== P ==
// Convolution2D
module Convolution2D(clk, rst, en_conv2d, base_result_addr, pix_base_addr, kernel_base_addr,
							in_pix, completed, pix_done, addrA, addrB, out_pix, kernel_weight
							);
For scale: ~2500 cells after synthesis, roughly 170 flip-flops, ~140 I/O pins, ~20000 µm² of cells after synthesis.
make LEC_CHECK=0 ABC_AREA=1 CAP_MARGIN=20 CORE_MARGIN=2 CORE_UTILIZATION=72 CTS_CLUSTER_DIAMETER=376 CTS_CLUSTER_SIZE=10 PLACE_DENSITY=0.36 SETUP_SLACK_MARGIN=1.22 SLEW_MARGIN=20 finish   # period 4.14 ns
run.sh (not shown) runs the stock make flow with config.mk's settings and CLKGATE_MAP_FILE=.
P | ERROR | global routing
Modified inputs, Q compared to P
Settings: CTS_CLUSTER_SIZE removed (was 10); CORE_UTILIZATION changed from 72 to 66; PLACE_DENSITY removed (was 0.36); CTS_CLUSTER_DIAMETER removed (was 376); ABC_AREA removed (was 1); SETUP_SLACK_MARGIN removed (was 1.22); the clock period (ns, I/O delays scaled along) changed from 4.14 to 6.9.
Q finished every step from synthesis to the final layout, and the layout passed the timing, design-rule and antenna checks.
Going from P to Q, horizontal die size went up by 0.80 µm, synthesized area shows a reduction of about 7%, area of placed instances decreased about 10%, starting utilization of the core area now sits lower.
Inputs modified between Q and R:
Settings: CORE_UTILIZATION now 72, was 66; CTS_CLUSTER_SIZE now 48, previously not set; the clock period (ns, I/O delays scaled along) now 6.54, was 6.9.
Notes after the runs:
Nothing crashed in R and all stages finished; the problem is that the final layout failed, the offending checks being setup timing.
Diff Q and R: overall routing resource usage higher in R
Going from Q to R, wire length the detailed router placed on met1 grew by a few percent.
On combinational share of cell area: between Q and R, it ends up higher for Q.
[inputs] S vs R
Settings: CORE_UTILIZATION now 21, was 72; CTS_CLUSTER_SIZE no longer set, was 48; the clock period (ns, I/O delays scaled along) now 8.59, was 6.54.
### Flow results
S and R: one clean run, S; the rest did not finish clean. [R] flow finished | final checks: failed | reasons: setup timing. Relative to R, the proportion of cell area occupied by multi-input gates of S is higher by 0.37 points. Against R as the reference, S delivers a higher placed instance count. The lower routed metal-1 wirelength of S and R is in R. Looking at critical path endpoint, the P1.calc1.temp[29] result is from S; the P1.calc1.temp[28] one comes from R. Compared with R, in S iteration-0 DRC count of the detailed router fell by 1123; count of instantiated cells in the yosys netlist stayed essentially flat; routed wire length shows a reduction of about 20%. Final cell area: S below R. Total of endpoints with negative setup slack in the final report: S < R. Required time of the critical path was lower in the run labelled R. When S is measured against R, its latest clock arrival within the worst-skew pair turns out 0.04 ns higher.
The inputs of T differ from those of S as listed below.
Settings: CORE_UTILIZATION changed from 21 to 68; CTS_CLUSTER_SIZE newly set to 37; the clock period (ns, I/O delays scaled along) changed from 8.59 to 5.88.
STATUS run=T STAGES=ALL_DONE FINAL_CHECKS=FAILED CAUSE=setup timing
On number of buffers on the longest clock path, S and T are basically level.
From S to T the numbers moved as follows: die area now sits lower, area after detailed placement up about 0.6%.
When T is set beside S, its final setup slack of the worst path turns out to be 1.58 ns smaller.
Looking only at final cell count without fillers, and setting everything else aside, the lower value of S and T goes to T.


Starting RTL as in the previous note.
Design Convolution2D, start of the top module:
module Convolution2D(clk, rst, en_conv2d, base_result_addr, pix_base_addr, kernel_base_addr,
							in_pix, completed, pix_done, addrA, addrB, out_pix, kernel_weight
							);
	input signed[15:0]in_pix, kernel_weight;
	input clk, rst, en_conv2d;
	input [13:0]kernel_base_addr;
	input [13:0]pix_base_addr;
	input [13:0]base_result_addr;
	parameter img_width = 48, kernel_size = 3;
	output completed, pix_done;
	output signed[31:0] out_pix;
	output [13:0]addrA, addrB;
	wire en, ack;
	wire [13:0]pix_addr;
	wire [13:0]kernel_addr;
	wire [13:0]result_addr;
	ctrl_conv2D #(img_width, kernel_size) C2(rst, en_conv2d, clk, pix_done, base_result_addr, pix_base_addr, kernel_base_addr, pix_addr, kernel_addr, en, ack, result_addr, completed);	
	pixelpointprocessor #(img_width, kernel_size) P1(rst, en, clk, ack, result_addr, pix_addr, kernel_addr, in_pix, kernel_weight, pix_done, addrA, addrB, out_pix);
endmodule
Settings: LEC_CHECK=0, CAP_MARGIN=5, CORE_ASPECT_RATIO=0.98, CORE_MARGIN=2, CORE_UTILIZATION=71, CTS_CLUSTER_DIAMETER=47, CTS_CLUSTER_SIZE=73, GPL_ROUTABILITY_DRIVEN=1, GPL_TIMING_DRIVEN=1, MIN_ROUTING_LAYER=met1, PLACE_DENSITY=0.66, SETUP_SLACK_MARGIN=1.77, SLEW_MARGIN=20; clock period 6.81 ns.
The baseline ended with an error in global routing on ODB-0269.
Next try:
CAP_MARGIN = 20   (was 5)
CORE_ASPECT_RATIO = not set   (was 0.98)
CORE_UTILIZATION = 70   (was 71)
CTS_CLUSTER_DIAMETER = not set   (was 47)
CTS_CLUSTER_SIZE = 37   (was 73)
GPL_ROUTABILITY_DRIVEN = not set   (was 1)
GPL_TIMING_DRIVEN = not set   (was 1)
MIN_ROUTING_LAYER = not set   (was met1)
PLACE_DENSITY = not set   (was 0.66)
SETUP_SLACK_MARGIN = not set   (was 1.77)
clock period = 6.54 ns   (was 6.81 ns; I/O delays follow)
This time the run completed, yet does not pass: negative setup slack.
Synthesized area stays the same.
Die size went up by 1.4%.
Synthesized cell count stays the same.
Next try:
CTS_CLUSTER_DIAMETER = 203   (was not set)
MAX_ROUTING_LAYER = met4   (was not set)
clock period = 5.99 ns   (was 6.54 ns; I/O delays follow)
What happened:
- The new run completed and failed the layout checks on negative setup slack
- flip-flop count stays the same
- routed wire length climbs by a quarter to a third
- core utilization came out higher by 1.8 points
Next try:
CORE_UTILIZATION = 58   (was 70)
CTS_CLUSTER_DIAMETER = not set   (was 203)
CTS_CLUSTER_SIZE = not set   (was 37)
MAX_ROUTING_LAYER = not set   (was met4)
clock period = 6.9 ns   (was 5.99 ns; I/O delays follow)
- The changed run completed without violations
- global-route usage is lower by 19 points
- core utilization is lower by 20 points
- cell count is lower by 0.88%
- setup slack gets better by 2.2 ns
Next try:
CORE_UTILIZATION = 68   (was 58)
CTS_CLUSTER_DIAMETER = 50   (was not set)
CTS_CLUSTER_SIZE = 24   (was not set)
clock period = 4.42 ns   (was 6.9 ns; I/O delays follow)
The changed run completed and failed the layout checks on negative setup slack.
Critical path depth is lower by 1.
Count of clock-buffer cells in the layout does not change.
Cell area is higher by 8.0%.
Global-route usage is higher by 13 points.
Setup slack degrades by 2.2 ns.
Hold slack improves by 0.0085 ns.
Utilization is higher by 19 points.
Next try:
CORE_UTILIZATION = 60   (was 68)
CTS_CLUSTER_DIAMETER = not set   (was 50)
CTS_CLUSTER_SIZE = not set   (was 24)
Result:
- The changed run ran to the end with violations: negative setup slack
- setup slack gains 0.42 ns
- final cell count climbs by 2.6%
- sequential share of layout area stays flat
- via count came out lower by about 13%
